==> trial 79: inputs <==
==> flow/design.v (excerpt) <==
module cpu(
    input clk,
    input reset,
    output [7:0] imem_addr,
    input [18:0] imem_data,
    output [7:0] dmem_addr,
    output [18:0] dmem_wdata,
    output dmem_we,
    input [18:0] dmem_rdata,
    output rf_we,
    output [2:0] rf_waddr,
    output [18:0] rf_wdata
);
==> flow/config.mk <==
export PLATFORM = sky130hd
export DESIGN_NAME = cpu
export DESIGN_NICKNAME = cpu
export VERILOG_FILES = /design/flow/design.v
export SDC_FILE = /design/flow/constraint.sdc
export NUM_CORES = 4
export LEC_CHECK = 0
export CAP_MARGIN = 30
export CORE_MARGIN = 2
export CORE_UTILIZATION = 58
export CTS_CLUSTER_DIAMETER = 58
export GPL_ROUTABILITY_DRIVEN = 1
export HOLD_SLACK_MARGIN = -0.03
export MAX_ROUTING_LAYER = met5
export PLACE_DENSITY_LB_ADDON = 0.17
export SETUP_SLACK_MARGIN = 5.0
export SLEW_MARGIN = 30
export TNS_END_PERCENT = 35
==> flow/constraint.sdc <==
create_clock -name core_clock -period 63.1 [get_ports {clk}]
set_input_delay 12.6200 -clock core_clock [delete_from_list [all_inputs] [get_ports {clk}]]
set_output_delay 12.6200 -clock core_clock [all_outputs]
set_load 0.01 [all_outputs]
run.sh (not shown) runs the stock make flow with config.mk's settings and CLKGATE_MAP_FILE=.
==> inputs of trial 19, as changes to trial 79 <==
- ABC_AREA: unset -> 1
- CAP_MARGIN: 30 -> 20
- CORE_UTILIZATION: 58 -> 72
- CTS_CLUSTER_DIAMETER: 58 -> unset
- GPL_ROUTABILITY_DRIVEN: 1 -> unset
- HOLD_SLACK_MARGIN: -0.03 -> unset
- MAX_ROUTING_LAYER: met5 -> unset
- PLACE_DENSITY: unset -> 0.66
- PLACE_DENSITY_LB_ADDON: 0.17 -> unset
- SETUP_SLACK_MARGIN: 5.0 -> -2.0
- SLEW_MARGIN: 30 -> 20
- TNS_END_PERCENT: 35 -> unset
==> flow/constraint.sdc (replaced) <==
create_clock -name core_clock -period 29.6 [get_ports {clk}]
set_input_delay 5.9200 -clock core_clock [delete_from_list [all_inputs] [get_ports {clk}]]
set_output_delay 5.9200 -clock core_clock [all_outputs]
set_load 0.01 [all_outputs]
==> inputs of trial 14, as changes to trial 79 <==
- CAP_MARGIN: 30 -> 15
- CORE_UTILIZATION: 58 -> 66
- CTS_CLUSTER_DIAMETER: 58 -> unset
- GPL_ROUTABILITY_DRIVEN: 1 -> unset
- HOLD_SLACK_MARGIN: -0.03 -> unset
- MAX_ROUTING_LAYER: met5 -> unset
- PLACE_DENSITY_LB_ADDON: 0.17 -> unset
- SETUP_SLACK_MARGIN: 5.0 -> -2.0
- SLEW_MARGIN: 30 -> 20
- TNS_END_PERCENT: 35 -> unset
==> flow/constraint.sdc (replaced) <==
create_clock -name core_clock -period 34.5 [get_ports {clk}]
set_input_delay 6.9000 -clock core_clock [delete_from_list [all_inputs] [get_ports {clk}]]
set_output_delay 6.9000 -clock core_clock [all_outputs]
set_load 0.01 [all_outputs]
==> results <==
metric                                                                 trial 19                          trial 14                          trial 79
Crit path buffers/inverters                                                   -                                14                                 7
TNS Setup                                                                     -                          -2.08 ns                              0 ns
Top cell area share                                                       12.7%                             12.4%                             12.4%
Fraction of the yosys area taken by sequential cells                      25.0%                             24.5%                             24.5%
Syn Inst Count                                                            4,372                             4,131                             4,131
Area of the multi-input gates                                                 -                      0.0238 sq mm                      0.0233 sq mm
Cell repeated most along the worst path                                       -                            o21a_1                            o21a_1
Setup-failing EPs final                                                       -                                 1                                 0
Multi-input gates                                                             -                             3,213                             3,213
Worst setup path endpoint                                                     -  EX_MEM_cpu.MEM_out[0]$_SDFF_PN0_  EX_MEM_cpu.MEM_out[0]$_SDFF_PN0_
Run status                                            aborted with a tool error        complete, but fails checks                    finished clean
Stage where the flow stopped                                            5_1_grt                                 -                                 -
Reasons for failing layout checks                                             -              negative setup slack                                 -
Count of clock-net buffers in the final layout                                -                                50                                61
Cell Rows                                                                    78                                82                                88
XORs/XNORs by Area                                                        5.08%                             5.03%                             5.03%

---

==> job 8530: inputs <==
cpu again, from the RTL that the note above started with.
make LEC_CHECK=0 CAP_MARGIN=30 CORE_ASPECT_RATIO=0.62 CORE_MARGIN=2 CORE_UTILIZATION=58 CTS_CLUSTER_DIAMETER=58 CTS_CLUSTER_SIZE=56 GPL_ROUTABILITY_DRIVEN=1 MAX_ROUTING_LAYER=met5 PLACE_DENSITY_LB_ADDON=0.17 SETUP_SLACK_MARGIN=5.0 SLEW_MARGIN=30 TNS_END_PERCENT=35 finish   # period 63.1 ns
==> job 6794: changes against job 8530 <==
- CAP_MARGIN: 30 -> 25
- CELL_PAD_IN_SITES_DETAIL_PLACEMENT: unset -> 2
- SETUP_SLACK_MARGIN: 5.0 -> unset
==> comparison table <==
| metric | job 8530 | job 6794 |
|---|---|---|
| Outcome | complete, no violations | did not finish |
| Last stage reached | - | detailed placement (3_5_place_dp) |
| Routability cong. | 1.06 | 1.06 |
| Most frequently used flop master after synthesis | dfrtp_1 | dfrtp_1 |
| Number of buffers added on ports | 98 | 98 |
| Proportion of register bits with asynchronous set or reset after synthesis | 0.480 | 0.480 |
| Count of yosys warnings during synthesis | 14 | 14 |
| Xor and xnor area share after synthesis | 0.0503 | 0.0503 |
| Initial core utilization | 0.587 | 0.587 |
| Vertical die dimension | 193 microns | 193 microns |
| Post-Synth Simple-Gate Area | 0.175 | 0.175 |
| Adder-cell area share of the yosys netlist | 0.193 | 0.193 |
| Summed instance area of the synthesized netlist | 33600 sq um | 33600 sq um |
| Cell count in the Yosys report | 4131 | 4131 |
| Top-count cell post-synth | nor2_1 | nor2_1 |
| Distinct cell type count of the synthesized netlist | 98 | 98 |
| Die x size | 310 microns | 310 microns |
| Ys flops | 354 | 354 |
| Yosys-reported design area after synthesis | 33600 sq um | 33600 sq um |
| Library cell occupying the most area in the post-synthesis netlist | dfrtp_1 | dfrtp_1 |

---

==> inputs of trial 31 <==
cpu again, from the RTL that the note above started with.
Design cpu, start of the top module:
module cpu(
    input clk,
    input reset,
    output [7:0] imem_addr,
    input [18:0] imem_data,
    output [7:0] dmem_addr,
    output [18:0] dmem_wdata,
    output dmem_we,
    input [18:0] dmem_rdata,
    output rf_we,
    output [2:0] rf_waddr,
    output [18:0] rf_wdata
);
Settings: LEC_CHECK=0, ABC_AREA=0, CAP_MARGIN=35, CELL_PAD_IN_SITES_DETAIL_PLACEMENT=0, CELL_PAD_IN_SITES_GLOBAL_PLACEMENT=1, CORE_MARGIN=2, CORE_UTILIZATION=57, CTS_CLUSTER_DIAMETER=170, MIN_ROUTING_LAYER=met2, SLEW_MARGIN=25; clock period 22.4 ns.
==> build 78 (differences from trial 31) <==
- ABC_AREA: 0 -> 1
- CAP_MARGIN: 35 -> 20
- CELL_PAD_IN_SITES_DETAIL_PLACEMENT: 0 -> unset
- CELL_PAD_IN_SITES_GLOBAL_PLACEMENT: 1 -> unset
- CORE_UTILIZATION: 57 -> 65
- CTS_CLUSTER_DIAMETER: 170 -> 342
- MIN_ROUTING_LAYER: met2 -> unset
- SETUP_SLACK_MARGIN: unset -> -2.0
- SLEW_MARGIN: 25 -> 20
==> flow/constraint.sdc (replaced) <==
create_clock -name core_clock -period 30.9 [get_ports {clk}]
set_input_delay 6.1800 -clock core_clock [delete_from_list [all_inputs] [get_ports {clk}]]
set_output_delay 6.1800 -clock core_clock [all_outputs]
set_load 0.01 [all_outputs]
==> build 6 (differences from trial 31) <==
- ABC_AREA: 0 -> 1
- CAP_MARGIN: 35 -> 20
- CELL_PAD_IN_SITES_DETAIL_PLACEMENT: 0 -> unset
- CELL_PAD_IN_SITES_GLOBAL_PLACEMENT: 1 -> unset
- CORE_UTILIZATION: 57 -> 62
- CTS_CLUSTER_DIAMETER: 170 -> unset
- MIN_ROUTING_LAYER: met2 -> unset
- SLEW_MARGIN: 25 -> 20
==> flow/constraint.sdc (replaced) <==
create_clock -name core_clock -period 40.0 [get_ports {clk}]
set_input_delay 8.0000 -clock core_clock [delete_from_list [all_inputs] [get_ports {clk}]]
set_output_delay 8.0000 -clock core_clock [all_outputs]
set_load 0.01 [all_outputs]
==> impl_metrics.py <==
# Metrics from the implementation run
metrics = {
    "placed_design": {
        "hpwl_um": 84300,
    },
    "yosys": {
        "ys_seq_share_pct": 25.0,
        "netlist_top_cells_area": "dfrtp_1, ha_1, dfxtp_1",
        "synthCells": 4372,
    },
    "cts": {
        "post_cts_resized": 12,
        "numCtsBuffers": 41,
    },
    "status": {
        "status": "no timing/DRC/antenna violations",
    },
}
-- figures above: build 6

==> impl_metrics.py <==
# Metrics from the implementation run
metrics = {
    "status": {
        "check.faults": "capacitance limit, slew limit, setup timing",
        "status": "complete, but fails checks",
    },
    "run": {
        "cap_violations": 1,
    },
    "final_timing": {
        "drv_slew": 3,
        "setup_violations": 5,
        "setup_ws_ps": -10870,
    },
}
-- figures above: build 78

==> impl_metrics.py <==
# Generated from Yosys and OpenROAD reports
metrics = {
    "status": {
        "status": "aborted with a tool error",
        "haltStage": "global routing (5_1_grt)",
        "error": "[ERROR GRT-0116] Global routing finished with congestion. Check the congestion regions in the DRC Viewer.",
    },
    "yosys": {
        "ys_seq_share_pct": 24.5,
        "netlist_top_cells_area": "dfrtp_1, ha_1, dfxtp_1",
    },
    "cts": {
        "post_cts_resized": 149,
    },
    "placed_design": {
        "hpwl_um": 102000,
    },
}
-- figures above: trial 31


---

==> inputs of 10-21 <==
cpu again, from the RTL that the note above started with.
export LEC_CHECK = 0
export ABC_AREA = 1
export CAP_MARGIN = 20
export CORE_ASPECT_RATIO = 1.37
export CORE_MARGIN = 2
export CORE_UTILIZATION = 72
export CTS_CLUSTER_DIAMETER = 399
export CTS_CLUSTER_SIZE = 96
export HOLD_SLACK_MARGIN = 0.29
export PLACE_DENSITY = 0.41
export SETUP_SLACK_MARGIN = -1.29
export SLEW_MARGIN = 20
create_clock -name core_clock -period 16.4 [get_ports {clk}]
==> 11-25 (differences from 10-21) <==
Settings changed: ABC_AREA 1 to not set, CELL_PAD_IN_SITES_DETAIL_PLACEMENT set to 2, CORE_ASPECT_RATIO 1.37 to not set, CORE_UTILIZATION 72 to 49, CTS_CLUSTER_DIAMETER 399 to 74, CTS_CLUSTER_SIZE 96 to 49, HOLD_SLACK_MARGIN 0.29 to not set, PLACE_DENSITY 0.41 to not set, PLACE_DENSITY_LB_ADDON set to 0.07, SETUP_SLACK_MARGIN -1.29 to not set, TNS_END_PERCENT set to 70.
==> flow/constraint.sdc (replaced) <==
create_clock -name core_clock -period 36.3 [get_ports {clk}]
set_input_delay 7.2600 -clock core_clock [delete_from_list [all_inputs] [get_ports {clk}]]
set_output_delay 7.2600 -clock core_clock [all_outputs]
set_load 0.01 [all_outputs]
==> 03-11 (differences from 10-21) <==
Settings changed: ABC_AREA 1 to not set, CORE_ASPECT_RATIO 1.37 to not set, CORE_UTILIZATION 72 to 58, CTS_CLUSTER_DIAMETER 399 to not set, CTS_CLUSTER_SIZE 96 to not set, HOLD_SLACK_MARGIN 0.29 to not set, PLACE_DENSITY 0.41 to not set, SETUP_SLACK_MARGIN -1.29 to not set.
==> flow/constraint.sdc (replaced) <==
create_clock -name core_clock -period 20.6 [get_ports {clk}]
set_input_delay 4.1200 -clock core_clock [delete_from_list [all_inputs] [get_ports {clk}]]
set_output_delay 4.1200 -clock core_clock [all_outputs]
set_load 0.01 [all_outputs]
==> comparison <==
11-25 aborted during detailed placement on DPL-0033. 10-21 did not get past global routing, error GRT-0116. 03-11 completed, yet does not pass: negative setup slack. Between 11-25 and 10-21, the lower synthesized cell count is in 11-25 (gap about 5.5%, measured against 10-21). Synthesized area: 11-25 is larger than 10-21 (about 2.4%). Die area, highest first: 11-25, 03-11, 10-21.
